### design.v
typedef enum logic [1:0] {
	S_IDLE,
	S_ENABLE_UART_RX,
	S_WAIT_UART_RX,
	S_M1_enable
} top_state_type;
typedef enum logic [4:0] {
	S_M1_IDLE,
	LEAD_IN_0,
	LEAD_IN_1,
	LEAD_IN_2,
	LEAD_IN_3,
	LEAD_IN_4,
	LEAD_IN_5,
	COMM_CASE_1_0,
	COMM_CASE_1_1,
	COMM_CASE_1_2,
	COMM_CASE_1_3,
	COMM_CASE_1_4,
	COMM_CASE_1_5,
	COMM_CASE_2_0,
	COMM_CASE_2_1,
	COMM_CASE_2_2,
	COMM_CASE_2_3,
	COMM_CASE_2_4,
	COMM_CASE_2_5,
	LEAD_OUT_0,
	LEAD_OUT_1,
	LEAD_OUT_2,
	LEAD_OUT_3,
	LEAD_OUT_4,
	LEAD_OUT_5
} M1_state_type;
typedef enum logic [1:0] {
	S_RXC_IDLE,
	S_RXC_SYNC,
	S_RXC_ASSEMBLE_DATA,
	S_RXC_STOP_BIT
} RX_Controller_state_type;
typedef enum logic [2:0] {
	S_US_IDLE,
	S_US_STRIP_FILE_HEADER_1,
	S_US_STRIP_FILE_HEADER_2,
	S_US_START_FIRST_BYTE_RECEIVE,
	S_US_WRITE_FIRST_BYTE,
	S_US_START_SECOND_BYTE_RECEIVE,
	S_US_WRITE_SECOND_BYTE
} UART_SRAM_state_type;
typedef enum logic [3:0] {
	S_VS_WAIT_NEW_PIXEL_ROW,
	S_VS_NEW_PIXEL_ROW_DELAY_1,
	S_VS_NEW_PIXEL_ROW_DELAY_2,
	S_VS_NEW_PIXEL_ROW_DELAY_3,
	S_VS_NEW_PIXEL_ROW_DELAY_4,
	S_VS_NEW_PIXEL_ROW_DELAY_5,
	S_VS_FETCH_PIXEL_DATA_0,
	S_VS_FETCH_PIXEL_DATA_1,
	S_VS_FETCH_PIXEL_DATA_2,
	S_VS_FETCH_PIXEL_DATA_3
} VGA_SRAM_state_type;
`timescale 1ns/100ps
`default_nettype none
module milestone1 (
		input logic clock,                    
		input logic Resetn,
		input logic Enable,
		output	logic [17:0] SRAM_address,
		output 	logic [15:0] SRAM_write_data,
		output	logic SRAM_we_n,
		input		logic [15:0] SRAM_read_data,
		output   logic M1_end
);
logic SRAM_ready;
M1_state_type state;
logic [17:0] U_address; 
logic [17:0] V_address;
logic [17:0] Y_address;
logic [17:0] RGB_address;
logic [63:0] U_values;  
logic [63:0] V_values; 
logic [31:0] Y_values;  
logic [63:0] temp_U;  
logic [63:0] temp_V;  
logic [31:0] temp_prime;  
logic [7:0] Uprime_values;  
logic [7:0] Vprime_values;  
logic [31:0] RGB_values;  
logic [7:0] redo, rede, greeno, greene, blueo, bluee;  
logic [31:0] red_calc, green_calc, blue_calc;  
logic [31:0] Uprime_odd;  
logic [31:0] Vprime_odd;  
logic FC_check;  
logic [7:0] some_counter;  
logic [7:0] pic_end;  
logic [31:0] mult_op1, mult_op2, mult_op3, mult_op4, mult_op5, mult_op6, Mult_result1, Mult_result2, Mult_result3;  
logic [63:0] Mult_result1_long, Mult_result2_long, Mult_result3_long;  
always_ff @(posedge clock or negedge Resetn) begin
	if (~Resetn) begin
		state <= S_M1_IDLE;
		SRAM_address <= 18'h00000;
		SRAM_write_data <= 16'h0000;
		SRAM_we_n <= 1'b1;
		U_address <= 18'd38400; 
		V_address <= 18'd57600;
		Y_address <= 18'h00000;
		RGB_address <= 18'd146944;
		U_values <= 64'b000000;
		V_values <= 64'b000000;
		Y_values <= 32'b00000;
		Uprime_values <= 16'b0000;
		Vprime_values <= 16'b0000;
		Uprime_odd <= 32'b00000;
		Vprime_odd <= 32'b00000;
		RGB_values <= 48'b000000;
		M1_end <= 1'b0;
		some_counter <= 8'b000;
		pic_end <= 8'b000;
		temp_U <= 64'b000000;
		temp_V <= 64'b000000;
		FC_check <= 1'b0;
		end 
		else begin
			case(state)
			S_M1_IDLE: begin
				if (Enable == 1 && pic_end != 240) begin
					U_values <= 64'b000000;
					V_values <= 64'b000000;
					Y_values <= 32'b00000;
					SRAM_we_n <= 1'b1;
					Uprime_values <= 16'b0000;
					Vprime_values <= 16'b0000;
					Uprime_odd <= 32'b00000;
					Vprime_odd <= 32'b00000;
					RGB_values <= 48'b000000;
					some_counter <= 8'h000;
					temp_U <= 64'b000000;
					temp_V <= 64'b000000;
					SRAM_we_n <= 1;
					SRAM_address <= U_address;  
					U_address <= U_address + 1'h1;  
					FC_check <= 1'b0;
					state <= LEAD_IN_0;		
				end
				else  if (pic_end >= 240) begin
					SRAM_we_n <= 1;
					M1_end <= 1'b1;	
				end
			end	
			LEAD_IN_0: begin  
				SRAM_address <= V_address;
				V_address <= V_address + 1'h1;			
				state <= LEAD_IN_1;
			end
			LEAD_IN_1: begin  
				SRAM_address <= Y_address;
				Y_address <= Y_address + 1'h1;		
				state <= LEAD_IN_2;
			end
			LEAD_IN_2: begin  
				SRAM_address <= U_address;
				U_address <= U_address + 1'h1;		
				U_values[63:48] <= SRAM_read_data;  
				state <= LEAD_IN_3;
			end
			LEAD_IN_3: begin  
				SRAM_address <= V_address;
				V_address <= V_address + 1'h1;
				V_values[63:48] <= SRAM_read_data;  
				state <= LEAD_IN_4;
			end
			LEAD_IN_4: begin
				Y_values[31:16] <= SRAM_read_data;  
				state <= LEAD_IN_5;
			end
			LEAD_IN_5:begin  
				U_values[47:32] <= SRAM_read_data;
				state <= COMM_CASE_1_0;			
			end
			COMM_CASE_1_0: begin
				if (FC_check == 0) begin 
					Uprime_values[7:0] <= U_values[63:56];
					Vprime_values[7:0] <= V_values[63:56];
					V_values[47:32] <= SRAM_read_data;
				end else begin
					Uprime_values[7:0] <= U_values[47:40];
					Vprime_values[7:0] <= V_values[47:40];
				end
				Uprime_odd[31:0] <= {{8{temp_prime[31]}},temp_prime[31:8]}; 
				SRAM_we_n <= 1;
				if (some_counter >= 'd156)
					SRAM_address <= U_address;
				else begin
					SRAM_address <= U_address;
					U_address <= U_address + 1'h1;
				end
				state <= COMM_CASE_1_1;
			end
			COMM_CASE_1_1: begin
				Vprime_odd[31:0] <= {{8{temp_prime[31]}},temp_prime[31:8]};
				if (FC_check == 1) begin
					temp_U[63:8] <= U_values[55:0];
					temp_V[63:8] <= V_values[55:0];
				end						
				if (some_counter >= 'd156)
					SRAM_address <= V_address;
				else begin
					SRAM_address <= V_address;
					V_address <= V_address + 1'h1;
				end
				state <= COMM_CASE_1_2;
			end
			COMM_CASE_1_2: begin
				if (FC_check == 1) begin
					U_values[63:0] <= temp_U[63:0];
					V_values[63:0] <= temp_V[63:0];
				end
				RGB_values[31:24] <= rede;  
				RGB_values[23:16] <= bluee;  
				if (some_counter >= 159)
					SRAM_address <= Y_address;
				else begin
					SRAM_address <= Y_address;	
					Y_address <= Y_address + 1'h1;
				end
				state <= COMM_CASE_1_3;				
			end
			COMM_CASE_1_3: begin				
				if (FC_check == 0)
					U_values[31:16] <= SRAM_read_data;
				else
					U_values[23:8] <= SRAM_read_data;
				SRAM_address <= RGB_address;
				RGB_address <= RGB_address + 1'h1;	
				SRAM_we_n <= 0;
				SRAM_write_data <= {{RGB_values[31:24]}, {greene[7:0]}};  
				state <= COMM_CASE_1_4;
			end
			COMM_CASE_1_4: begin
				if (FC_check == 0)
					V_values[31:16] <= SRAM_read_data;
				else
					V_values[23:8] <= SRAM_read_data;
				RGB_values[15:8] <= redo;  
				RGB_values[7:0] <= blueo;  
				SRAM_address <= RGB_address;
				RGB_address <= RGB_address + 1'h1;
				SRAM_write_data <= {{RGB_values[23:16]}, {redo[7:0]}};
				some_counter <= some_counter + 1;
				state <= COMM_CASE_1_5;	
			end
			COMM_CASE_1_5: begin
				Y_values[15:0] <= SRAM_read_data;
				SRAM_write_data <= {{greeno[7:0]}, {RGB_values[7:0]}};
				SRAM_address <= RGB_address;
				RGB_address <= RGB_address + 1'h1;
				if(some_counter == 159)  
					state <= LEAD_OUT_0;	
				else
					state <= COMM_CASE_2_0;
			end
			COMM_CASE_2_0: begin
				if (FC_check == 0) begin
					Uprime_values[7:0] <= U_values[55:48];
					Vprime_values[7:0] <= V_values[55:48];
				end else begin
					Uprime_values[7:0] <= U_values[47:40];
					Vprime_values[7:0] <= V_values[47:40];
				end
				Uprime_odd[31:0] <= {{8{temp_prime[31]}},temp_prime[31:8]};
				SRAM_we_n <= 1;
				SRAM_address <= Y_address;
				Y_address <= Y_address + 1'h1;
				state <= COMM_CASE_2_1;
			end
			COMM_CASE_2_1: begin
				Vprime_odd[31:0] <= {{8{temp_prime[31]}},temp_prime[31:8]}; 
				state <= COMM_CASE_2_2;
			end
			COMM_CASE_2_2: begin
				if (FC_check == 1) begin
					temp_U[63:8] <= U_values[55:0];
					temp_V[63:8] <= V_values[55:0];
				end	
				RGB_values[31:24] <= rede;  
				RGB_values[23:16] <= bluee;  
				state <= COMM_CASE_2_3;
			end
			COMM_CASE_2_3: begin
				if (FC_check == 1) begin
					U_values[63:0] <= temp_U[63:0];
					V_values[63:0] <= temp_V[63:0];
				end	
				Y_values[31:16] <= SRAM_read_data;
				SRAM_address <= RGB_address;
				SRAM_we_n <= 0;
				SRAM_write_data <= {{RGB_values[31:24]}, {greene[7:0]}};  
				RGB_address <= RGB_address + 1'h1;	
				state <= COMM_CASE_2_4;
			end
			COMM_CASE_2_4: begin
				RGB_values[15:8] <= redo;  
				RGB_values[7:0] <= blueo;  
				some_counter <= some_counter + 1;
				SRAM_address <= RGB_address;
				RGB_address <= RGB_address + 1'h1;	
				SRAM_write_data <= {{RGB_values[23:16]}, {redo[7:0]}};
				FC_check <= 1;
				state <= COMM_CASE_2_5;
			end
			COMM_CASE_2_5: begin
				SRAM_address <= RGB_address;
				RGB_address <= RGB_address + 1'h1;	
				SRAM_write_data <= {{greeno[7:0]}, {RGB_values[7:0]}};
				if(some_counter == 159) begin
					state <= LEAD_OUT_0;	
				end
				else
					state <= COMM_CASE_1_0;
			end
			LEAD_OUT_0: begin
				SRAM_we_n <= 1;
				Uprime_values[7:0] <= U_values[47:40];
				Vprime_values[7:0] <= V_values[47:40];		
				Uprime_odd[31:0] <= {{8{temp_prime[31]}},temp_prime[31:8]};
				state <= LEAD_OUT_1;
			end
			LEAD_OUT_1: begin
				Vprime_odd[31:0] <= {{8{temp_prime[31]}},temp_prime[31:8]};
				state <= LEAD_OUT_2;
			end
			LEAD_OUT_2: begin
				RGB_values[31:24] <= rede;  
				RGB_values[23:16] <= bluee;  
				state <= LEAD_OUT_3;
			end
			LEAD_OUT_3: begin
				SRAM_address <= RGB_address;
				SRAM_write_data <= {{RGB_values[31:24]}, {greene[7:0]}};  
				SRAM_we_n <= 0;
				RGB_address <= RGB_address + 1;
				state <= LEAD_OUT_4;
			end
			LEAD_OUT_4: begin
				RGB_values[15:8] <= redo;  
				RGB_values[7:0] <= blueo;  
				FC_check <= 0;
				SRAM_address <= RGB_address;
				SRAM_write_data <= {{RGB_values[23:16]}, {redo[7:0]}};	
				RGB_address <= RGB_address + 1;
				state <= LEAD_OUT_5;
			end
			LEAD_OUT_5: begin
				SRAM_address <= RGB_address;
				SRAM_write_data <= {{greeno[7:0]}, {RGB_values[7:0]}};
				RGB_address <= RGB_address + 1'h1;
				pic_end <= pic_end + 1;
				state <= S_M1_IDLE;
			end
			default: state <= S_M1_IDLE;
			endcase			
end
end
always_comb begin
	mult_op1 = 0;
	mult_op2 = 0;
	mult_op3 = 0;
	mult_op4 = 0;
	mult_op5 = 0;
	mult_op6 = 0;
	case(state)
	COMM_CASE_1_0: begin
	if (FC_check == 0) begin
		mult_op1 = 32'd21;
		mult_op2 = U_values[63:56] + U_values[39:32];
		mult_op3 = -32'd52; 
		mult_op4 = U_values[63:56] + U_values[47:40];
		mult_op5 = 32'd159;
		mult_op6 = U_values[63:56] + U_values[55:48];
	end
	else if (some_counter == 158) begin
		mult_op1 = 32'd21;
		mult_op2 = U_values[63:56] + U_values[39:32];
		mult_op3 = -32'd52; 
		mult_op4 = U_values[55:48] + U_values[39:32];
		mult_op5 = 32'd159;
		mult_op6 = U_values[47:40] + U_values[39:32];
	end
	else begin
		mult_op1 = 32'd21;
		mult_op2 = U_values[63:56] + U_values[23:16];
		mult_op3 = -32'd52; 
		mult_op4 = U_values[55:48] + U_values[31:24];
		mult_op5 = 32'd159;
		mult_op6 = U_values[47:40] + U_values[39:32];
	end
	end
	COMM_CASE_1_1: begin
	if (FC_check == 0) begin
		mult_op1 = 32'd21;
		mult_op2 = V_values[63:56] + V_values[39:32];
		mult_op3 = -32'd52; 
		mult_op4 = V_values[63:56] + V_values[47:40];
		mult_op5 = 32'd159;
		mult_op6 = V_values[63:56] + V_values[55:48];
	end 
	else if (some_counter == 158) begin
		mult_op1 = 32'd21;
		mult_op2 = V_values[63:56] + V_values[39:32];
		mult_op3 = -32'd52; 
		mult_op4 = V_values[55:48] + V_values[39:32];
		mult_op5 = 32'd159;
		mult_op6 = V_values[47:40] + V_values[39:32];
	end
	else begin	
		mult_op1 = 32'd21;
		mult_op2 = V_values[63:56] + V_values[23:16];
		mult_op3 = -32'd52; 
		mult_op4 = V_values[55:48] + V_values[31:24];
		mult_op5 = 32'd159;
		mult_op6 = V_values[47:40] + V_values[39:32];
	end
	end
	COMM_CASE_1_2: begin
		mult_op1 = Y_values[31:24] + (-32'd16);
		mult_op2 = 32'd76284;
		mult_op3 = Vprime_values[7:0] + (-32'd128);
		mult_op4 = 32'd104595;
		mult_op5 = Uprime_values[7:0] + (-32'd128);
		mult_op6 = 32'd132251;
	end
	COMM_CASE_1_3: begin
		mult_op1 = Y_values[31:24] + (-32'd16);
		mult_op2 = 32'd76284;
		mult_op3 = Vprime_values[7:0] + (-32'd128);
		mult_op4 = -32'd53281;
		mult_op5 = Uprime_values[7:0] + (-32'd128);
		mult_op6 = -32'd25624;
	end
	COMM_CASE_1_4: begin
		mult_op1 = Y_values[23:16] + (-32'd16);
		mult_op2 = 32'd76284;
		mult_op3 = Vprime_odd[31:0] + (-32'd128);
		mult_op4 = 32'd104595;
		mult_op5 = Uprime_odd[31:0] + (-32'd128);
		mult_op6 = 32'd132251;
	end
	COMM_CASE_1_5: begin
		mult_op1 = Y_values[23:16] + (-32'd16);
		mult_op2 = 32'd76284;
		mult_op3 = Vprime_odd[31:0] + (-32'd128);
		mult_op4 = -32'd53281;
		mult_op5 = Uprime_odd[31:0] + (-32'd128);
		mult_op6 = -32'd25624;
	end
	COMM_CASE_2_0: begin
	if (FC_check == 0) begin
		mult_op1 = 32'd21;
		mult_op2 = U_values[63:56] + U_values[31:24];
		mult_op3 = -32'd52; 
		mult_op4 = U_values[63:56] + U_values[39:32];
		mult_op5 = 32'd159;
		mult_op6 = U_values[55:48] + U_values[47:40];
	end 
	else if (some_counter == 157) begin
		mult_op1 = 32'd21;
		mult_op2 = U_values[63:56] + U_values[31:24];
		mult_op3 = -32'd52; 
		mult_op4 = U_values[55:48] + U_values[31:24];
		mult_op5 = 32'd159;
		mult_op6 = U_values[47:40] + U_values[39:32];
	end else begin	
		mult_op1 = 32'd21;
		mult_op2 = U_values[63:56] + U_values[23:16];
		mult_op3 = -32'd52; 
		mult_op4 = U_values[55:48] + U_values[31:24];
		mult_op5 = 32'd159;
		mult_op6 = U_values[47:40] + U_values[39:32];
	end
	end
	COMM_CASE_2_1: begin
	if (FC_check == 0) begin
		mult_op1 = 32'd21;
		mult_op2 = V_values[63:56] + V_values[31:24];
		mult_op3 = -32'd52; 
		mult_op4 = V_values[63:56] + V_values[39:32];
		mult_op5 = 32'd159;
		mult_op6 = V_values[55:48] + V_values[47:40];
	end else if (some_counter == 157) begin
		mult_op1 = 32'd21;
		mult_op2 = V_values[63:56] + V_values[31:24];
		mult_op3 = -32'd52; 
		mult_op4 = V_values[55:48] + V_values[31:24];
		mult_op5 = 32'd159;
		mult_op6 = V_values[47:40] + V_values[39:32];
	end else begin	
		mult_op1 = 32'd21;
		mult_op2 = V_values[63:56] + V_values[23:16];
		mult_op3 = -32'd52; 
		mult_op4 = V_values[55:48] + V_values[31:24];
		mult_op5 = 32'd159;
		mult_op6 = V_values[47:40] + V_values[39:32];
	end
	end
	COMM_CASE_2_2: begin
		mult_op1 = Y_values[15:8] + (-32'd16);
		mult_op2 = 32'd76284;
		mult_op3 = Vprime_values[7:0] + (-32'd128);
		mult_op4 = 32'd104595;
		mult_op5 = Uprime_values[7:0] + (-32'd128);
		mult_op6 = 32'd132251;
	end
	COMM_CASE_2_3: begin
		mult_op1 = Y_values[15:8] + (-32'd16);
		mult_op2 = 32'd76284;
		mult_op3 = Vprime_values[7:0] + (-32'd128);
		mult_op4 = -32'd53281;
		mult_op5 = Uprime_values[7:0] + (-32'd128);
		mult_op6 = -32'd25624;
	end
	COMM_CASE_2_4: begin
		mult_op1 = Y_values[7:0] + (-32'd16);
		mult_op2 = 32'd76284;
		mult_op3 = Vprime_odd[31:0] + (-32'd128);
		mult_op4 = 32'd104595;
		mult_op5 = Uprime_odd[31:0] + (-32'd128);
		mult_op6 = 32'd132251;
	end
	COMM_CASE_2_5: begin
		mult_op1 = Y_values[7:0] + (-32'd16);
		mult_op2 = 32'd76284;
		mult_op3 = Vprime_odd[31:0] + (-32'd128);
		mult_op4 = -32'd53281;
		mult_op5 = Uprime_odd[31:0] + (-32'd128);
		mult_op6 = -32'd25624;
	end
	LEAD_OUT_0: begin
		mult_op1 = 32'd21;
		mult_op2 = U_values[63:56] + U_values[47:40];
		mult_op3 = -32'd52; 
		mult_op4 = U_values[55:48] + U_values[47:40];
		mult_op5 = 32'd159;
		mult_op6 = U_values[47:40] + U_values[47:40];
	end
	LEAD_OUT_1: begin
		mult_op1 = 32'd21;
		mult_op2 = V_values[63:56] + V_values[47:40];
		mult_op3 = -32'd52; 
		mult_op4 = V_values[55:48] + V_values[47:40];
		mult_op5 = 32'd159;
		mult_op6 = V_values[47:40] + V_values[47:40];
	end
	LEAD_OUT_2: begin
		mult_op1 = Y_values[15:8] + (-32'd16);
		mult_op2 = 32'd76284;
		mult_op3 = Vprime_values[7:0] + (-32'd128);
		mult_op4 = 32'd104595;
		mult_op5 = Uprime_values[7:0] + (-32'd128);
		mult_op6 = 32'd132251;
	end
	LEAD_OUT_3: begin
		mult_op1 = Y_values[15:8] + (-32'd16);
		mult_op2 = 32'd76284;
		mult_op3 = Vprime_values[7:0] + (-32'd128);
		mult_op4 = -32'd53281;
		mult_op5 = Uprime_values[7:0] + (-32'd128);
		mult_op6 = -32'd25624;
	end
	LEAD_OUT_4: begin
		mult_op1 = Y_values[7:0] + (-32'd16);
		mult_op2 = 32'd76284;
		mult_op3 = Vprime_odd[31:0] + (-32'd128);
		mult_op4 = 32'd104595;
		mult_op5 = Uprime_odd[31:0] + (-32'd128);
		mult_op6 = 32'd132251;
	end
	LEAD_OUT_5: begin
		mult_op1 = Y_values[7:0] + (-32'd16);
		mult_op2 = 32'd76284;
		mult_op3 = Vprime_odd[31:0] + (-32'd128);
		mult_op4 = -32'd53281;
		mult_op5 = Uprime_odd[31:0] + (-32'd128);
		mult_op6 = -32'd25624;
	end
	endcase
end
assign Mult_result1_long = mult_op1* mult_op2;
assign Mult_result2_long = mult_op3* mult_op4;
assign Mult_result3_long = mult_op5* mult_op6;
assign Mult_result1 = Mult_result1_long[31:0];
assign Mult_result2 = Mult_result2_long[31:0];
assign Mult_result3 = Mult_result3_long[31:0];
assign temp_prime[31:0] = Mult_result1 + Mult_result2 + Mult_result3 + 32'd128;
always_comb begin
	red_calc = Mult_result1 + Mult_result2;
	green_calc = Mult_result1 + Mult_result2 + Mult_result3;
	blue_calc = Mult_result1 + Mult_result3;
	if(red_calc[31] == 1) begin
		redo = 8'd0;
		rede = 8'd0;
	end else 
	if(red_calc[30:24] > 0) begin
			redo = 8'd255;
			rede = 8'd255;
	end else begin
		redo = red_calc[23:16];
		rede = red_calc[23:16];
	end
	if(green_calc[31] == 1) begin
		greeno = 8'd0;
		greene = 8'd0;
	end else 
	if(green_calc[30:24] > 0) begin
			greeno = 8'd255;
			greene = 8'd255;
	end else begin
		greeno = green_calc[23:16];
		greene = green_calc[23:16];
	end
	if(blue_calc[31] == 1) begin
		blueo = 8'd0;
		bluee = 8'd0;
	end else 
	if(blue_calc[30:24] > 0) begin
			blueo = 8'd255;
			bluee = 8'd255;
	end else begin
		blueo = blue_calc[23:16];
		bluee = blue_calc[23:16];
	end
end
endmodule
### run.sh
#!/bin/bash
# the make line also repeats each setting of config.mk as NAME=value (left out here)
make -C /OpenROAD-flow-scripts/flow DESIGN_CONFIG=/design/flow/config.mk WORK_HOME=/design/flow/orfs CLKGATE_MAP_FILE= finish
### config.mk
export PLATFORM = sky130hd
export DESIGN_NAME = milestone1
export DESIGN_NICKNAME = milestone1
export VERILOG_FILES = /design/flow/design.v
export SDC_FILE = /design/flow/constraint.sdc
export NUM_CORES = 4
export LEC_CHECK = 0
export ABC_AREA = 1
export CAP_MARGIN = 20
export CORE_MARGIN = 2
export CORE_UTILIZATION = 72
export CTS_CLUSTER_DIAMETER = 206
export MAX_ROUTING_LAYER = met4
export PLACE_DENSITY_LB_ADDON = 0.05
export SLEW_MARGIN = 20
export TNS_END_PERCENT = 80
### constraint.sdc
create_clock -name core_clock -period 14.4 [get_ports {clock}]
set_input_delay 2.8800 -clock core_clock [delete_from_list [all_inputs] [get_ports {clock}]]
set_output_delay 2.8800 -clock core_clock [all_outputs]
set_load 0.01 [all_outputs]
==> impl_metrics.env, run 1 <==
# implementation run metrics
export IMPL_ys_seq_elements=478
export IMPL_die_area_sq_um=97860
export IMPL_core_area_sq_um=94730
export IMPL_fp_dieW_um=312.8
export IMPL_synthXorXnorAreaFrac_pct=3.710
export IMPL_stop_stage="5_1_grt"
export IMPL_syn_nets=10100
export IMPL_run_status="did not finish"
export IMPL_cts_sink_count=478
export IMPL_ys_sh_aoi_pct=9.968
export IMPL_post_place_ws_ns=-0.8931
export IMPL_cts_htree_levels=2
export IMPL_most_used_standard_cells_in_the_synthesized_netlist="sky130_fd_sc_hd__inv_1 (1953), sky130_fd_sc_hd__nand2_1 (1557), sky130_fd_sc_hd__fa_1 (941)"
export IMPL_placement_rows=113
export IMPL_place_congestion=1.156
export IMPL_yosys_mux_area_fraction_pct=0.5739
export IMPL_clockBufferDepth=3
export IMPL_cts_root_buffer_cell="sky130_fd_sc_hd__clkbuf_16"
export IMPL_post_synth_top_area_cell="sky130_fd_sc_hd__fa_1"
export IMPL_post_synth_top_count_cell="sky130_fd_sc_hd__inv_1"
export IMPL_cts_buffers=49
export IMPL_ys_async_sr_fraction_pct=100.0
export IMPL_io_buffers=54
export IMPL_fp_util_pct=72.49
export IMPL_yosysWarnings=1
export IMPL_yosys_stat_area_sq_um=68670
export IMPL_synthAdderAreaFrac_pct=38.04
export IMPL_part_of_the_yosys_area_used_for_sequential_elements_pct=17.45
export IMPL_boundary_pins=55
export IMPL_globalRouteTotalUtil_pct=66.38
export IMPL_synthesis_area_per_instance_sq_um=8.022
export IMPL_hpwlAfterDp_um=207200
export IMPL_enable_flop_cells=0
export IMPL_hold_buffers=0
export IMPL_synth_top_cells_by_area="sky130_fd_sc_hd__fa_1 (27%), sky130_fd_sc_hd__dfrtp_1 (17%), sky130_fd_sc_hd__inv_1 (11%), sky130_fd_sc_hd__ha_1 (11%), sky130_fd_sc_hd__nand2_1 (8.5%)"
export IMPL_topCombFamilyByArea="adder cells"
export IMPL_syn_instance_count=8560
export IMPL_floorplan_die_height_um=312.8
export IMPL_ys_cells=8560
export IMPL_dp_cells=10380
export IMPL_overflow=35
export IMPL_post_synth_instance_area_sq_um=68670
export IMPL_firstError="[ERROR GRT-0232] Routing congestion too high. Check the congestion heatmap in the GUI."
export IMPL_ys_types=82
export IMPL_post_synth_and_or_nand_nor_area_fraction_pct=17.92
export IMPL_synthFlopType="sky130_fd_sc_hd__dfrtp_1"
export IMPL_synth_top_cell_area_share_pct=27.43
timing repair:
item / 4_1_cts
gates resized: 187
setup endpoints to repair: 52
pin swaps: 136
setup buffers: 25
per-stage QoR:
stage / area (sq um) / TNS, ns / hold slack [ns] / util, %
2_1_floorplan: 68700 / 0 / 0.3487 / -
3_3_place_gp: 75280 / -11.47 / 0.3830 / 79.47
3_5_place_dp: 75280 / -32.30 / 0.3776 / 79.47
4_1_cts: 78030 / -1.058 / 0.4068 / 82.37
per-layer routing:
metal,GRT usage [%],GRT overflow
met5,-,-
met4,58.91,14
met3,37.48,1
met1,71.01,0
met2,86.65,20
==> inputs of run 2 (changes only) <==
ABC_AREA = not set   (was 1)
CAP_MARGIN = 35   (was 20)
CORE_UTILIZATION = 70   (was 72)
CTS_CLUSTER_DIAMETER = not set   (was 206)
CTS_CLUSTER_SIZE = 24   (was not set)
GPL_TIMING_DRIVEN = 1   (was not set)
MAX_ROUTING_LAYER = not set   (was met4)
MIN_ROUTING_LAYER = met1   (was not set)
PLACE_DENSITY = 0.6   (was not set)
PLACE_DENSITY_LB_ADDON = not set   (was 0.05)
TNS_END_PERCENT = not set   (was 80)
clock period = 11.8 ns   (was 14.4 ns; I/O delays follow)
==> run 2 against run 1 <==
Against the previous run: the layout now fails its checks (capacitance limit, slew limit, setup timing); synthesized area down 4.1%; die area down 1.4%; synthesized cell count down 15%.
==> impl_metrics.env, run 2 <==
# implementation run metrics
export IMPL_worst_ep_arrival_time_ns=16.99
export IMPL_worst_setup_path_endpoint="SRAM_write_data[5]"
export IMPL_worstPathMaxFanout=8
export IMPL_cts_clk_slew_worst_paths_ns=0.07
export IMPL_synthesis_area_per_instance_sq_um=9.067
export IMPL_ys_types=110
export IMPL_worst_slack_ns=-4.696
export IMPL_synth_top_cells_by_area="sky130_fd_sc_hd__fa_1 (29%), sky130_fd_sc_hd__dfrtp_1 (18%), sky130_fd_sc_hd__ha_1 (11%), sky130_fd_sc_hd__inv_1 (7.1%), sky130_fd_sc_hd__nand2_1 (4.9%)"
export IMPL_synthXorXnorAreaFrac_pct=5.498
export IMPL_yosysWarnings=1
export IMPL_antenna_violations_before_repair=19
export IMPL_ys_sh_aoi_pct=14.57
export IMPL_drc=0
export IMPL_place_congestion=1.116
export IMPL_ys_seq_elements=478
export IMPL_synthFlopType="sky130_fd_sc_hd__dfrtp_1"
export IMPL_post_synth_top_count_cell="sky130_fd_sc_hd__inv_1"
export IMPL_reg2reg_depth=59
export IMPL_grt_start_max_net_pins=164
export IMPL_syn_nets=8803
export IMPL_regToRegSetupSlack_ns=-4.70
export IMPL_yosys_stat_area_sq_um=65840
export IMPL_crit_cells=59
export IMPL_total_count_of_max_transition_violations_in_the_final_report=3
export IMPL_average_wire_length_per_cell_after_detail_routing_um=29.76
export IMPL_worst_hold_path_type="reg2reg"
export IMPL_post_place_ws_ns=-3.781
export IMPL_dp_cells=9228
export IMPL_fillerInstances=4552
export IMPL_max_slew_worst_pin_slew_ns=1.534
export IMPL_timing_rr_end="SRAM_write_data[5]"
export IMPL_post_synth_and_or_nand_nor_area_fraction_pct=12.37
export IMPL_yosys_mux_area_fraction_pct=0.8343
export IMPL_layout_worst_path_cycle_share_pct=139.8
export IMPL_via_count_of_the_first_global_routing_pass=65950
export IMPL_grt_pass1_wl_um=387500
export IMPL_openroad_warnings=42
export IMPL_globalRouteTotalUtil_pct=52.96
export IMPL_area_growth_syn_to_layout_pct=22.09
export IMPL_reg2reg_from="V_values[57]"
export IMPL_final_total_negative_setup_slack_ns=-249.83
export IMPL_boundary_pins=55
export IMPL_most_used_standard_cells_in_the_synthesized_netlist="sky130_fd_sc_hd__inv_1 (1239), sky130_fd_sc_hd__fa_1 (941), sky130_fd_sc_hd__nand2_1 (856)"
export IMPL_design_final_nets=9696
export IMPL_unrepaired_setup_endpoints_after_global_routing="true"
export IMPL_fp_util_pct=70.54
export IMPL_core_area_sq_um=93330
export IMPL_synth_top_cell_area_share_pct=28.61
export IMPL_worstSetupStartpoint="V_values[57]"
export IMPL_critical_path_endpoint_type="flop"
export IMPL_hold_viol=0
export IMPL_critical_path_slowest_cell="sky130_fd_sc_hd__fa_1"
export IMPL_hold_buffers=0
export IMPL_postRouteWirelength_um=281700
export IMPL_via_count=65980
export IMPL_cts_root_buffer_cell="sky130_fd_sc_hd__clkbuf_16"
export IMPL_path_common_cell="sky130_fd_sc_hd__fa_1"
export IMPL_run_status="failed layout checks"
export IMPL_final_antenna_net_count=0
export IMPL_clk_latency_ns=0.71
export IMPL_max_clock_freq_mhz=60.62
export IMPL_enable_flop_cells=0
export IMPL_final_instance_count_excl_fill=9465
export IMPL_timing_critical_path_required_ns=12.29
export IMPL_min_to="state[7]"
export IMPL_cts_sink_count=478
export IMPL_synthAdderAreaFrac_pct=39.67
export IMPL_ys_cells=7261
export IMPL_post_synth_instance_area_sq_um=65840
export IMPL_critical_path_max_stage_delay_ns=0.80
export IMPL_period_needed_ns=16.50
export IMPL_placement_rows=112
export IMPL_setup_viol_count_final=86
export IMPL_final_core_utilization_pct=86.12
export IMPL_part_of_the_yosys_area_used_for_sequential_elements_pct=18.20
export IMPL_first_iteration_detailed_routing_drc_count=10370
export IMPL_floorplan_die_height_um=310.7
export IMPL_setup_worst_path_class="reg2reg"
export IMPL_crit_family="adder cells"
export IMPL_fp_dieW_um=310.7
export IMPL_crit_start_category="flop"
export IMPL_cap_violations=1
export IMPL_post_synth_top_area_cell="sky130_fd_sc_hd__fa_1"
export IMPL_clock_skew_ns=0.07014
export IMPL_hold_path_depth=0
export IMPL_io_buffers=54
export IMPL_overflow=0
export IMPL_die_area_sq_um=96520
export IMPL_check_failures="capacitance limit, slew limit, setup timing"
export IMPL_cts_tree="yes"
export IMPL_syn_instance_count=7261
export IMPL_ys_async_sr_fraction_pct=100.0
export IMPL_slew_headroom_pct=-2.998
export IMPL_clockBufferDepth=3
export IMPL_worst_hold_slack_ns=0.3737
export IMPL_cts_buffers=50
export IMPL_drt_pre_antenna_iters=13
export IMPL_hpwlAfterDp_um=195300
export IMPL_topCombFamilyByArea="adder cells"
export IMPL_cts_htree_levels=2
export IMPL_worst_hold_startpoint="state[13]"
export IMPL_critical_path_n_buffers_inverters=11
export IMPL_viasPerCell=6.971
==> run 2: through the flow <==
step	instance area (sq um)
after floorplan	66490
after global placement	74740
after detailed placement	74910
after CTS	78480
after global routing	80340
final	80380
==> run 2: layout make-up <==
type                       count  area, sq um  share of cell area, %
multi-input combinational   5241        51210                  63.71
sequential                   478        11990                  14.92
timing repair buffer        1142         9250                  11.51
inverter                    1241         4672                  5.813
tap                         1254         1569                  1.952
clock buffer                  68         1379                  1.715
clock inverter                24        260.3                 0.3238
antenna                       17        42.54                0.05293
==> run 2: layer usage <==
layer | GRT usage (%) | part of all wire, %
met1 | 63.21 | 31
met2 | 79.06 | 41
met3 | 19.17 | 16
met4 | 39.26 | 12
met5 | 0 | 0.056
==> run 2: what timing repair did <==
action,in CTS,in global routing
gates resized,364,264
buffers inserted,59,75
gates cloned,1,0
setup endpoints to repair,86,86
pin swaps,226,280
==> inputs of run 3 (changes only) <==
CAP_MARGIN = 20   (was 35)
CORE_UTILIZATION = 68   (was 70)
CTS_CLUSTER_SIZE = 95   (was 24)
GPL_TIMING_DRIVEN = not set   (was 1)
MIN_ROUTING_LAYER = not set   (was met1)
PLACE_DENSITY = not set   (was 0.6)
clock period = 16.2 ns   (was 11.8 ns; I/O delays follow)
==> run 3 against run 2 <==
Against the previous run: the run now finishes clean; wire length down 21%; clock skew up 0.0098 ns; worst hold slack got worse by 0.0052 ns; via count fell by 16%; sequential share of layout area increased by 2.0 points; critical path type unchanged; largest cell class unchanged.
==> impl_metrics.env, run 3 <==
# implementation run metrics
export IMPL_run_status="timing/DRC/antenna clean"
export IMPL_via_count_of_the_first_global_routing_pass=56230
export IMPL_post_synth_instance_area_sq_um=65840
export IMPL_yosys_mux_area_fraction_pct=0.8343
export IMPL_place_area_sq_um=68470
export IMPL_syn_instance_count=7261
export IMPL_floorplan_die_height_um=315.2
export IMPL_design_final_nets=8822
export IMPL_critical_path_endpoint_type="flop"
export IMPL_ys_sh_aoi_pct=14.57
export IMPL_average_wire_length_per_cell_after_detail_routing_um=25.86
export IMPL_ys_async_sr_fraction_pct=100.0
export IMPL_post_synth_top_area_cell="sky130_fd_sc_hd__fa_1"
export IMPL_timing_rr_end="SRAM_write_data[5]"
export IMPL_setup_viol_count_final=0
export IMPL_setup_worst_path_class="reg2reg"
export IMPL_first_iteration_detailed_routing_drc_count=6873
export IMPL_grt_pass1_wl_um=337100
export IMPL_clock_skew_ns=0.07997
export IMPL_critical_path_max_stage_delay_ns=0.58
export IMPL_layout_worst_path_cycle_share_pct=97.72
export IMPL_total_count_of_max_transition_violations_in_the_final_report=0
export IMPL_crit_start_category="flop"
export IMPL_max_slew_worst_pin_slew_ns=1.190
export IMPL_critical_path_n_buffers_inverters=9
export IMPL_crit_family="adder cells"
export IMPL_finalInstanceArea_sq_um=70700
export IMPL_worstPathMaxFanout=16
export IMPL_worst_hold_path_type="reg2reg"
export IMPL_hold_buffers=0
export IMPL_reg2reg_depth=56
export IMPL_ys_seq_elements=478
export IMPL_post_synth_and_or_nand_nor_area_fraction_pct=12.37
export IMPL_die_area_sq_um=99320
export IMPL_fp_util_pct=68.38
export IMPL_drt_pre_antenna_iters=9
export IMPL_topCombFamilyByArea="adder cells"
export IMPL_postRouteWirelength_um=222300
export IMPL_synthFlopType="sky130_fd_sc_hd__dfrtp_1"
export IMPL_globalRouteTotalUtil_pct=45.42
export IMPL_hpwlAfterDp_um=178400
export IMPL_worst_ep_arrival_time_ns=16.29
export IMPL_openroad_warnings=50
export IMPL_fp_dieW_um=315.2
export IMPL_worst_hold_startpoint="state[7]"
export IMPL_cts_clk_slew_worst_paths_ns=0.07
export IMPL_synthAdderAreaFrac_pct=39.67
export IMPL_max_clock_freq_mhz=63.17
export IMPL_crit_cells=56
export IMPL_timing_critical_path_required_ns=16.66
export IMPL_slew_headroom_pct=20.03
export IMPL_cap_violations=0
export IMPL_regToRegSetupSlack_ns=0.37
export IMPL_cts_tree="yes"
export IMPL_yosys_stat_area_sq_um=65840
export IMPL_core_area_sq_um=96280
export IMPL_hold_viol=0
export IMPL_synthXorXnorAreaFrac_pct=5.498
export IMPL_placement_rows=114
export IMPL_post_synth_top_count_cell="sky130_fd_sc_hd__inv_1"
export IMPL_hold_path_depth=0
export IMPL_place_congestion=1.076
export IMPL_ys_types=110
export IMPL_most_used_standard_cells_in_the_synthesized_netlist="sky130_fd_sc_hd__inv_1 (1239), sky130_fd_sc_hd__fa_1 (941), sky130_fd_sc_hd__nand2_1 (856)"
export IMPL_part_of_the_yosys_area_used_for_sequential_elements_pct=18.20
export IMPL_enable_flop_cells=0
export IMPL_period_needed_ns=15.83
export IMPL_cts_buffers=49
export IMPL_io_buffers=54
export IMPL_reg2reg_from="state[11]"
export IMPL_clockBufferDepth=3
export IMPL_worstSetupStartpoint="state[11]"
export IMPL_overflow=0
export IMPL_cts_sink_count=478
export IMPL_area_growth_syn_to_layout_pct=7.379
export IMPL_fillerInstances=7130
export IMPL_cts_htree_levels=2
export IMPL_syn_nets=8803
export IMPL_yosysWarnings=1
export IMPL_synthesis_area_per_instance_sq_um=9.067
export IMPL_ys_cells=7261
export IMPL_final_antenna_net_count=0
export IMPL_synth_top_cells_by_area="sky130_fd_sc_hd__fa_1 (29%), sky130_fd_sc_hd__dfrtp_1 (18%), sky130_fd_sc_hd__ha_1 (11%), sky130_fd_sc_hd__inv_1 (7.1%), sky130_fd_sc_hd__nand2_1 (4.9%)"
export IMPL_viasPerCell=6.411
export IMPL_drc=0
export IMPL_min_to="state[19]"
export IMPL_boundary_pins=55
export IMPL_cts_root_buffer_cell="sky130_fd_sc_hd__clkbuf_16"
export IMPL_worst_setup_path_endpoint="SRAM_write_data[5]"
export IMPL_final_core_utilization_pct=73.43
export IMPL_via_count=55100
export IMPL_clk_latency_ns=0.66
export IMPL_path_common_cell="sky130_fd_sc_hd__fa_1"
export IMPL_antenna_violations_before_repair=3
export IMPL_grt_start_max_net_pins=167
export IMPL_synth_top_cell_area_share_pct=28.61
export IMPL_critical_path_slowest_cell="sky130_fd_sc_hd__or4_4"
==> run 3: what timing repair did <==
item,4_1_cts,5_1_grt
resized,7,97
cloned,0,0
pin swaps,0,32
setup buffers,0,16
endpoints found under the setup margin,20,40
==> run 3: metal layers <==
metal	share of wire [%]	GRT usage, %	up-vias
met3	12	11.44	785
met5	0.010	0	-
met2	44	68.36	3302
li1	-	-	23780
met4	7.5	27.76	4
met1	37	59.37	27230
==> run 3: stage by stage <==
stage	std cells	TNS [ns]	worst slack [ns]	hold WS, ns
detailed placement	8488	-1.846	-0.1550	0.3543
finish	8595	0	0.3687	0.3685
global placement	8486	0	0.2343	0.3495
global route	8591	-1.404	-0.1463	0.3990
floorplan	7261	0	0.6043	0.3461
CTS	8574	0	0.01342	0.3690
==> run 3: area by class of cell <==
class / instances / area [sq um] / share of cell area [%]
Sequential cell: 478 / 11990 / 16.96
Tap cell: 1276 / 1597 / 2.258
Inverter: 1241 / 4658 / 6.589
Clock inverter: 16 / 196.4 / 0.2779
Multi-Input combinational cell: 5241 / 48580 / 68.71
Antenna cell: 4 / 10.01 / 0.01416
Timing Repair Buffer: 269 / 2210 / 3.126
Clock buffer: 70 / 1455 / 2.058
==> inputs of run 4 (changes only) <==
ABC_AREA = 0   (was not set)
CAP_MARGIN = 35   (was 20)
CELL_PAD_IN_SITES_DETAIL_PLACEMENT = 0   (was not set)
CELL_PAD_IN_SITES_GLOBAL_PLACEMENT = 0   (was not set)
CORE_ASPECT_RATIO = 0.74   (was not set)
CORE_MARGIN = 9   (was 2)
CORE_UTILIZATION = 48   (was 68)
CTS_CLUSTER_DIAMETER = 361   (was not set)
CTS_CLUSTER_SIZE = not set   (was 95)
GPL_ROUTABILITY_DRIVEN = 1   (was not set)
GPL_TIMING_DRIVEN = 1   (was not set)
MIN_ROUTING_LAYER = met1   (was not set)
PLACE_DENSITY_LB_ADDON = 0.23   (was not set)
SETUP_SLACK_MARGIN = 4.96   (was not set)
SLEW_MARGIN = 35   (was 20)
clock period = 21.9 ns   (was 16.2 ns; I/O delays follow)
==> run 4 against run 3 <==
Against the previous run: sequential share of layout area barely moved; design area rose by 0.32%; via count fell by 2.9%; register-to-register slack improved by 5.0 ns; final cell count rose by 5.5%; fmax fell by 4.0%.
==> impl_metrics.env, run 4 <==
# implementation run metrics
export IMPL_design_final_nets=8742
export IMPL_crit_start_category="flop"
export IMPL_via_count_of_the_first_global_routing_pass=53190
export IMPL_cts_clk_slew_worst_paths_ns=0.06
export IMPL_via_count=53490
export IMPL_period_needed_ns=16.49
export IMPL_yosys_stat_area_sq_um=65840
export IMPL_timing_critical_path_required_ns=22.41
export IMPL_regToRegSetupSlack_ns=5.41
export IMPL_antenna_violations_before_repair=11
export IMPL_min_to="state[19]"
export IMPL_critical_path_n_buffers_inverters=9
export IMPL_critical_path_endpoint_type="flop"
export IMPL_ys_async_sr_fraction_pct=100.0
export IMPL_ys_types=110
export IMPL_boundary_pins=55
export IMPL_synthesis_area_per_instance_sq_um=9.067
export IMPL_max_slew_worst_pin_slew_ns=1.009
export IMPL_globalRouteTotalUtil_pct=29.48
export IMPL_critical_path_max_stage_delay_ns=0.58
export IMPL_crit_family="adder cells"
export IMPL_fp_util_pct=48.51
export IMPL_clk_latency_ns=0.67
export IMPL_post_synth_top_area_cell="sky130_fd_sc_hd__fa_1"
export IMPL_cts_buffers=49
export IMPL_worst_hold_path_type="reg2reg"
export IMPL_drt_pre_antenna_iters=7
export IMPL_final_total_negative_setup_slack_ns=0
export IMPL_yosys_mux_area_fraction_pct=0.8343
export IMPL_post_synth_instance_area_sq_um=65840
export IMPL_synthXorXnorAreaFrac_pct=5.498
export IMPL_cts_root_buffer_cell="sky130_fd_sc_hd__clkbuf_16"
export IMPL_placement_rows=116
export IMPL_openroad_warnings=37
export IMPL_max_clock_freq_mhz=60.63
export IMPL_worst_setup_path_endpoint="Vprime_odd[18]"
export IMPL_path_common_cell="sky130_fd_sc_hd__fa_1"
export IMPL_hold_viol=0
export IMPL_hold_path_depth=0
export IMPL_cts_tree="yes"
export IMPL_area_growth_syn_to_layout_pct=7.718
export IMPL_place_congestion=0.9948
export IMPL_clockBufferDepth=3
export IMPL_ys_seq_elements=478
export IMPL_slew_headroom_pct=32.50
export IMPL_enable_flop_cells=0
export IMPL_reg2reg_depth=57
export IMPL_grt_start_max_net_pins=155
export IMPL_average_wire_length_per_cell_after_detail_routing_um=24.94
export IMPL_setup_worst_path_class="reg2reg"
export IMPL_topCombFamilyByArea="adder cells"
export IMPL_unrepaired_setup_endpoints_after_global_routing="true"
export IMPL_drc=0
export IMPL_clock_skew_ns=0.03048
export IMPL_finalInstanceArea_sq_um=70920
export IMPL_core_area_sq_um=135700
export IMPL_timing_rr_end="Vprime_odd[18]"
export IMPL_worst_hold_startpoint="state[7]"
export IMPL_most_used_standard_cells_in_the_synthesized_netlist="sky130_fd_sc_hd__inv_1 (1239), sky130_fd_sc_hd__fa_1 (941), sky130_fd_sc_hd__nand2_1 (856)"
export IMPL_overflow=0
export IMPL_worst_ep_arrival_time_ns=17.01
export IMPL_post_synth_top_count_cell="sky130_fd_sc_hd__inv_1"
export IMPL_viasPerCell=5.897
export IMPL_ys_cells=7261
export IMPL_first_iteration_detailed_routing_drc_count=6555
export IMPL_cts_htree_levels=2
export IMPL_setup_viol_count_final=0
export IMPL_postRouteWirelength_um=226300
export IMPL_reg2reg_from="U_values[57]"
export IMPL_syn_instance_count=7261
export IMPL_final_antenna_net_count=0
export IMPL_yosysWarnings=1
export IMPL_dp_cells=8945
export IMPL_hold_buffers=0
export IMPL_final_instance_count_excl_fill=9071
export IMPL_synth_top_cells_by_area="sky130_fd_sc_hd__fa_1 (29%), sky130_fd_sc_hd__dfrtp_1 (18%), sky130_fd_sc_hd__ha_1 (11%), sky130_fd_sc_hd__inv_1 (7.1%), sky130_fd_sc_hd__nand2_1 (4.9%)"
export IMPL_part_of_the_yosys_area_used_for_sequential_elements_pct=18.20
export IMPL_post_synth_and_or_nand_nor_area_fraction_pct=12.37
export IMPL_total_count_of_max_transition_violations_in_the_final_report=0
export IMPL_crit_cells=57
export IMPL_layout_worst_path_cycle_share_pct=75.32
export IMPL_run_status="timing/DRC/antenna clean"
export IMPL_synth_top_cell_area_share_pct=28.61
export IMPL_die_area_sq_um=151000
export IMPL_place_area_sq_um=68490
export IMPL_grt_pass1_wl_um=340800
export IMPL_hpwlAfterDp_um=181700
export IMPL_critical_path_slowest_cell="sky130_fd_sc_hd__fa_1"
export IMPL_synthAdderAreaFrac_pct=39.67
export IMPL_worstSetupStartpoint="U_values[57]"
export IMPL_synthFlopType="sky130_fd_sc_hd__dfrtp_1"
export IMPL_ys_sh_aoi_pct=14.57
export IMPL_floorplan_die_height_um=336.6
export IMPL_io_buffers=54
export IMPL_syn_nets=8803
export IMPL_cts_sink_count=478
export IMPL_cap_violations=0
export IMPL_fp_dieW_um=448.5
export IMPL_worstPathMaxFanout=8
## run 4: layout make-up
| type | count | area [sq um] |
|---|---|---|
| Tap cell | 1829 | 2288 |
| Antenna cell | 1 | 2.502 |
| Inverter | 1241 | 4662 |
| Clock inverter | 29 | 344.1 |
| Fill cell | 12640 | 64790 |
| Clock buffer | 63 | 1379 |
| Multi-Input combinational cell | 5242 | 48640 |
| Timing Repair Buffer | 188 | 1598 |
| Sequential cell | 478 | 12010 |
## run 4: per-layer routing
metal | share of wire, % | GRT usage [%] | vias up
met5 | 0.027 | 0 | -
met4 | 2.5 | 6.588 | 10
met3 | 12 | 9.593 | 347
met2 | 40 | 41.41 | 2705
met1 | 45 | 43.90 | 26800
li1 | - | - | 23630
## run 4: stage by stage
stage / hold WS, ns / setup slack (ns) / util [%]
final: 0.3753 / 5.405 / 52.26
after global routing: 0.3796 / 4.853 / 52.26
after CTS: 0.3701 / 4.965 / 51.79
after detailed placement: 0.3543 / 4.036 / 50.47
after global placement: 0.3534 / 4.219 / 50.41
after floorplan: 0.3461 / 6.304 / -
## run 4: what timing repair did
action                                  CTS  global route
endpoints found under the setup margin   32            44
buffers inserted                          0            29
gates cloned                              0             1
resized                                  13            80
pin swaps                                 0            14
hold endpoints to repair                  0             0
==> inputs of run 5 (changes only) <==
ABC_AREA = not set   (was 0)
CAP_MARGIN = 20   (was 35)
CELL_PAD_IN_SITES_DETAIL_PLACEMENT = not set   (was 0)
CELL_PAD_IN_SITES_GLOBAL_PLACEMENT = not set   (was 0)
CORE_ASPECT_RATIO = not set   (was 0.74)
CORE_MARGIN = 2   (was 9)
CORE_UTILIZATION = 66   (was 48)
CTS_CLUSTER_DIAMETER = not set   (was 361)
CTS_CLUSTER_SIZE = 47   (was not set)
GPL_ROUTABILITY_DRIVEN = not set   (was 1)
GPL_TIMING_DRIVEN = not set   (was 1)
MIN_ROUTING_LAYER = not set   (was met1)
PLACE_DENSITY_LB_ADDON = not set   (was 0.23)
SETUP_SLACK_MARGIN = not set   (was 4.96)
SLEW_MARGIN = 20   (was 35)
clock period = 16.9 ns   (was 21.9 ns; I/O delays follow)
==> run 5 against run 4 <==
Against the previous run: fmax up 1.2%; sequential share of layout area rose by 0.20 points; non-clock buffer count is 32 higher; critical endpoint is now SRAM_write_data[7]; die area fell by 32%; first-iteration DRC count shrank 9.8%; flip-flop count is the same; worst setup slack got worse by 4.8 ns; final cell count down 5.7%; clock skew is 0.016 ns higher.
==> impl_metrics.env, run 5 <==
# implementation run metrics
export IMPL_openroad_warnings=40
export IMPL_critical_path_slowest_cell="sky130_fd_sc_hd__or4b_4"
export IMPL_viasPerCell=6.352
export IMPL_core_area_sq_um=98560
export IMPL_drt_pre_antenna_iters=9
export IMPL_slew_headroom_pct=23.24
export IMPL_run_status="timing/DRC/antenna clean"
export IMPL_worst_ep_arrival_time_ns=16.76
export IMPL_total_count_of_max_transition_violations_in_the_final_report=0
export IMPL_ys_cells=7261
export IMPL_overflow=0
export IMPL_floorplan_die_height_um=319.8
export IMPL_final_total_negative_setup_slack_ns=0
export IMPL_ys_seq_elements=478
export IMPL_die_area_sq_um=102300
export IMPL_most_used_standard_cells_in_the_synthesized_netlist="sky130_fd_sc_hd__inv_1 (1239), sky130_fd_sc_hd__fa_1 (941), sky130_fd_sc_hd__nand2_1 (856)"
export IMPL_antenna_violations_before_repair=6
export IMPL_worstPathMaxFanout=8
export IMPL_cap_violations=0
export IMPL_design_final_nets=8773
export IMPL_post_synth_instance_area_sq_um=65840
export IMPL_post_synth_top_area_cell="sky130_fd_sc_hd__fa_1"
export IMPL_synthesis_area_per_instance_sq_um=9.067
export IMPL_hold_path_depth=0
export IMPL_via_count_of_the_first_global_routing_pass=55180
export IMPL_final_antenna_net_count=0
export IMPL_synthFlopType="sky130_fd_sc_hd__dfrtp_1"
export IMPL_yosys_mux_area_fraction_pct=0.8343
export IMPL_post_place_ws_ns=0.05711
export IMPL_critical_path_n_buffers_inverters=10
export IMPL_first_iteration_detailed_routing_drc_count=5911
export IMPL_enable_flop_cells=0
export IMPL_path_common_cell="sky130_fd_sc_hd__fa_1"
export IMPL_fp_dieW_um=319.8
export IMPL_area_growth_syn_to_layout_pct=6.330
export IMPL_min_to="state[19]"
export IMPL_worst_setup_path_endpoint="SRAM_write_data[7]"
export IMPL_yosys_stat_area_sq_um=65840
export IMPL_critical_path_max_stage_delay_ns=0.66
export IMPL_synthAdderAreaFrac_pct=39.67
export IMPL_cts_buffers=48
export IMPL_clockBufferDepth=3
export IMPL_fp_util_pct=66.80
export IMPL_synth_top_cell_area_share_pct=28.61
export IMPL_placement_rows=115
export IMPL_place_congestion=1.058
export IMPL_worst_hold_path_type="reg2reg"
export IMPL_worstSetupStartpoint="U_values[41]"
export IMPL_layout_worst_path_cycle_share_pct=96.42
export IMPL_reg2reg_from="U_values[41]"
export IMPL_via_count=54330
export IMPL_hold_viol=0
export IMPL_cts_clk_slew_worst_paths_ns=0.07
export IMPL_ys_sh_aoi_pct=14.57
export IMPL_topCombFamilyByArea="adder cells"
export IMPL_period_needed_ns=16.29
export IMPL_cts_root_buffer_cell="sky130_fd_sc_hd__clkbuf_16"
export IMPL_ys_types=110
export IMPL_setup_viol_count_final=0
export IMPL_yosysWarnings=1
export IMPL_syn_nets=8803
export IMPL_grt_pass1_wl_um=332600
export IMPL_drc=0
export IMPL_boundary_pins=55
export IMPL_crit_start_category="flop"
export IMPL_crit_cells=59
export IMPL_max_slew_worst_pin_slew_ns=1.151
export IMPL_clock_skew_ns=0.04679
export IMPL_critical_path_endpoint_type="flop"
export IMPL_cts_sink_count=478
export IMPL_grt_start_max_net_pins=173
export IMPL_regToRegSetupSlack_ns=0.61
export IMPL_synth_top_cells_by_area="sky130_fd_sc_hd__fa_1 (29%), sky130_fd_sc_hd__dfrtp_1 (18%), sky130_fd_sc_hd__ha_1 (11%), sky130_fd_sc_hd__inv_1 (7.1%), sky130_fd_sc_hd__nand2_1 (4.9%)"
export IMPL_crit_family="adder cells"
export IMPL_io_buffers=54
export IMPL_hpwlAfterDp_um=175900
export IMPL_globalRouteTotalUtil_pct=43.41
export IMPL_syn_instance_count=7261
export IMPL_ys_async_sr_fraction_pct=100.0
export IMPL_synthXorXnorAreaFrac_pct=5.498
export IMPL_part_of_the_yosys_area_used_for_sequential_elements_pct=18.20
export IMPL_timing_critical_path_required_ns=17.37
export IMPL_reg2reg_depth=59
export IMPL_average_wire_length_per_cell_after_detail_routing_um=25.63
export IMPL_worst_slack_ns=0.6053
export IMPL_clk_latency_ns=0.63
export IMPL_post_synth_top_count_cell="sky130_fd_sc_hd__inv_1"
export IMPL_hold_buffers=0
export IMPL_cts_tree="yes"
export IMPL_setup_worst_path_class="reg2reg"
export IMPL_postRouteWirelength_um=219300
export IMPL_post_synth_and_or_nand_nor_area_fraction_pct=12.37
export IMPL_worst_hold_startpoint="state[7]"
export IMPL_cts_htree_levels=2
export IMPL_timing_rr_end="SRAM_write_data[7]"
export IMPL_max_clock_freq_mhz=61.37
## run 5: area by class of cell
cell class                 count  area (sq um)
antenna                        3         7.507
clock buffer                  65          1366
clock inverter                18         195.2
fill                        7734         28560
inverter                    1241          4662
multi-input combinational   5242         48360
sequential                   478         11990
tap                         1287          1610
timing repair buffer         220          1812
## run 5: repair_timing
item,in CTS,in global routing
pin swaps,0,8
gates cloned,0,1
buffers inserted,0,7
setup endpoints to repair,15,40
resized,4,48
## run 5: routing by layer
metal  track usage, %  share of wire [%]
met1            57.59                 38
met2            66.39                 44
met3            9.581                 11
met4            24.55                6.9
met5                0              0.035
## run 5: metrics by stage
stage,std cells,hold WS [ns],utilization [%],instance area [sq um]
floorplan,7261,0.3461,-,65840
global placement,8458,0.3529,69.14,68150
detailed placement,8459,0.3586,69.16,68170
CTS,8542,0.3667,70.77,69750
global route,8551,0.3756,71.02,70000
finish,8554,0.3685,71.03,70000
==> inputs of run 6 (changes only) <==
ABC_AREA = 1   (was not set)
CORE_UTILIZATION = 70   (was 66)
CTS_CLUSTER_DIAMETER = 373   (was not set)
CTS_CLUSTER_SIZE = not set   (was 47)
SETUP_SLACK_MARGIN = -0.95   (was not set)
clock period = 13.0 ns   (was 16.9 ns; I/O delays follow)
==> run 6 against run 5 <==
Against the previous run: the layout now fails its checks (setup timing); critical path type unchanged; utilization rose by 11 points; clock skew rose by 0.0026 ns; first-iteration DRC count rose by 71%; die area fell by 1.6%; non-clock buffer count rose by 719; synthesized area rose by 4.3%; design area rose by 14%; flip-flop count did not move; sequential share of layout area fell by 2.1 points.
==> impl_metrics.env, run 6 <==
# implementation run metrics
export IMPL_ys_cells=8560
export IMPL_floorplan_die_height_um=317.2
export IMPL_via_count_of_the_first_global_routing_pass=71050
export IMPL_worstPathMaxFanout=6
export IMPL_min_to="state[11]"
export IMPL_crit_start_category="flop"
export IMPL_area_growth_syn_to_layout_pct=16.25
export IMPL_total_count_of_max_transition_violations_in_the_final_report=0
export IMPL_fillerInstances=5677
export IMPL_design_final_nets=10890
export IMPL_max_slew_worst_pin_slew_ns=1.206
export IMPL_regToRegSetupSlack_ns=-2.67
export IMPL_fp_util_pct=70.80
export IMPL_run_status="failed layout checks"
export IMPL_hold_path_depth=0
export IMPL_timing_critical_path_required_ns=13.51
export IMPL_post_synth_and_or_nand_nor_area_fraction_pct=17.92
export IMPL_openroad_warnings=46
export IMPL_ys_async_sr_fraction_pct=100.0
export IMPL_viasPerCell=6.486
export IMPL_boundary_pins=55
export IMPL_hold_buffers=0
export IMPL_cts_buffers=53
export IMPL_period_needed_ns=15.67
export IMPL_ys_sh_aoi_pct=9.968
export IMPL_grt_pass1_wl_um=411600
export IMPL_worst_hold_path_type="reg2reg"
export IMPL_place_area_sq_um=76580
export IMPL_clk_latency_ns=0.68
export IMPL_drt_pre_antenna_iters=14
export IMPL_critical_path_slowest_cell="sky130_fd_sc_hd__fa_1"
export IMPL_top_usage_layer="met2"
export IMPL_worst_setup_path_endpoint="Uprime_odd[17]"
export IMPL_ys_seq_elements=478
export IMPL_cts_sink_count=478
export IMPL_via_count=69230
export IMPL_crit_family="adder cells"
export IMPL_core_area_sq_um=96990
export IMPL_grt_start_max_net_pins=175
export IMPL_cts_clk_slew_worst_paths_ns=0.07
export IMPL_critical_path_n_buffers_inverters=22
export IMPL_setup_viol_count_final=82
export IMPL_part_of_the_yosys_area_used_for_sequential_elements_pct=17.45
export IMPL_antenna_violations_before_repair=12
export IMPL_dp_cells=10540
export IMPL_critical_path_max_stage_delay_ns=0.62
export IMPL_synthesis_area_per_instance_sq_um=8.022
export IMPL_layout_worst_path_cycle_share_pct=120.6
export IMPL_grt_use_met2_pct=80.48
export IMPL_first_iteration_detailed_routing_drc_count=10120
export IMPL_setup_worst_path_class="reg2reg"
export IMPL_synthAdderAreaFrac_pct=38.04
export IMPL_io_buffers=54
export IMPL_hpwlAfterDp_um=213900
export IMPL_syn_instance_count=8560
export IMPL_topCombFamilyByArea="adder cells"
export IMPL_max_clock_freq_mhz=63.80
export IMPL_globalRouteTotalUtil_pct=55.02
export IMPL_enable_flop_cells=0
export IMPL_syn_nets=10100
export IMPL_worst_slack_ns=-2.674
export IMPL_path_common_cell="sky130_fd_sc_hd__buf_4"
export IMPL_most_used_standard_cells_in_the_synthesized_netlist="sky130_fd_sc_hd__inv_1 (1953), sky130_fd_sc_hd__nand2_1 (1557), sky130_fd_sc_hd__fa_1 (941)"
export IMPL_timing_rr_end="Uprime_odd[17]"
export IMPL_worst_hold_startpoint="state[17]"
export IMPL_postRouteWirelength_um=278700
export IMPL_reg2reg_depth=72
export IMPL_worstSetupStartpoint="some_counter[0]"
export IMPL_critical_path_endpoint_type="flop"
export IMPL_cts_root_buffer_cell="sky130_fd_sc_hd__clkbuf_16"
export IMPL_cts_htree_levels=2
export IMPL_slew_headroom_pct=19.57
export IMPL_cts_tree="yes"
export IMPL_place_congestion=1.092
export IMPL_check_failures="setup timing"
export IMPL_drc=0
export IMPL_post_place_ws_ns=-2.373
export IMPL_post_synth_top_count_cell="sky130_fd_sc_hd__inv_1"
export IMPL_fp_dieW_um=317.2
export IMPL_average_wire_length_per_cell_after_detail_routing_um=26.11
export IMPL_synthFlopType="sky130_fd_sc_hd__dfrtp_1"
export IMPL_post_synth_instance_area_sq_um=68670
export IMPL_synth_top_cell_area_share_pct=27.43
export IMPL_overflow=0
export IMPL_synth_top_cells_by_area="sky130_fd_sc_hd__fa_1 (27%), sky130_fd_sc_hd__dfrtp_1 (17%), sky130_fd_sc_hd__inv_1 (11%), sky130_fd_sc_hd__ha_1 (11%), sky130_fd_sc_hd__nand2_1 (8.5%)"
export IMPL_global_route_usage_met3_pct=22.57
export IMPL_unrepaired_setup_endpoints_after_global_routing="true"
export IMPL_cap_violations=0
export IMPL_ys_types=82
export IMPL_placement_rows=114
export IMPL_final_instance_count_excl_fill=10670
export IMPL_final_antenna_net_count=0
export IMPL_crit_cells=72
export IMPL_finalInstanceArea_sq_um=79830
export IMPL_hold_viol=0
export IMPL_reg2reg_from="some_counter[0]"
export IMPL_synthXorXnorAreaFrac_pct=3.710
export IMPL_yosysWarnings=1
export IMPL_worst_ep_arrival_time_ns=16.19
export IMPL_yosys_stat_area_sq_um=68670
export IMPL_use_met1_pct=63.18
export IMPL_final_core_utilization_pct=82.30
export IMPL_clock_skew_ns=0.04942
export IMPL_post_synth_top_area_cell="sky130_fd_sc_hd__fa_1"
export IMPL_yosys_mux_area_fraction_pct=0.5739
export IMPL_die_area_sq_um=100600
export IMPL_clockBufferDepth=3
[run 6: per-layer routing]
metal	wire length, um	up-vias
li1	-	28320
met1	89100	32640
met2	115100	6165
met3	43260	2099
met4	31070	6
met5	136	-
[run 6: timing repair]
action / in CTS / in global routing
cloned: 1 / 0
pin swaps: 70 / 35
endpoints found under the setup margin: 60 / 64
buffers inserted: 32 / 8
resized: 154 / 85
[run 6: cell type report]
type | instances | area [sq um] | area share (%)
diodes | 12 | 30.03 | 0.03762
well taps | 1276 | 1597 | 2.000
clock inverters | 27 | 364.1 | 0.4561
clock buffers | 71 | 1514 | 1.897
inverters | 1991 | 7492 | 9.386
multi-input cells | 5880 | 49500 | 62.01
flip-flops and latches | 478 | 11990 | 15.02
repair buffers | 939 | 7342 | 9.198
[run 6: stage by stage]
stage | hold WS [ns] | TNS (ns)
2_1_floorplan | 0.3487 | -31.60
3_5_place_dp | 0.3776 | -119.49
3_3_place_gp | 0.3774 | -94.48
6_report | 0.4078 | -142.83
5_1_grt | 0.4054 | -184.09
4_1_cts | 0.3943 | -103.86
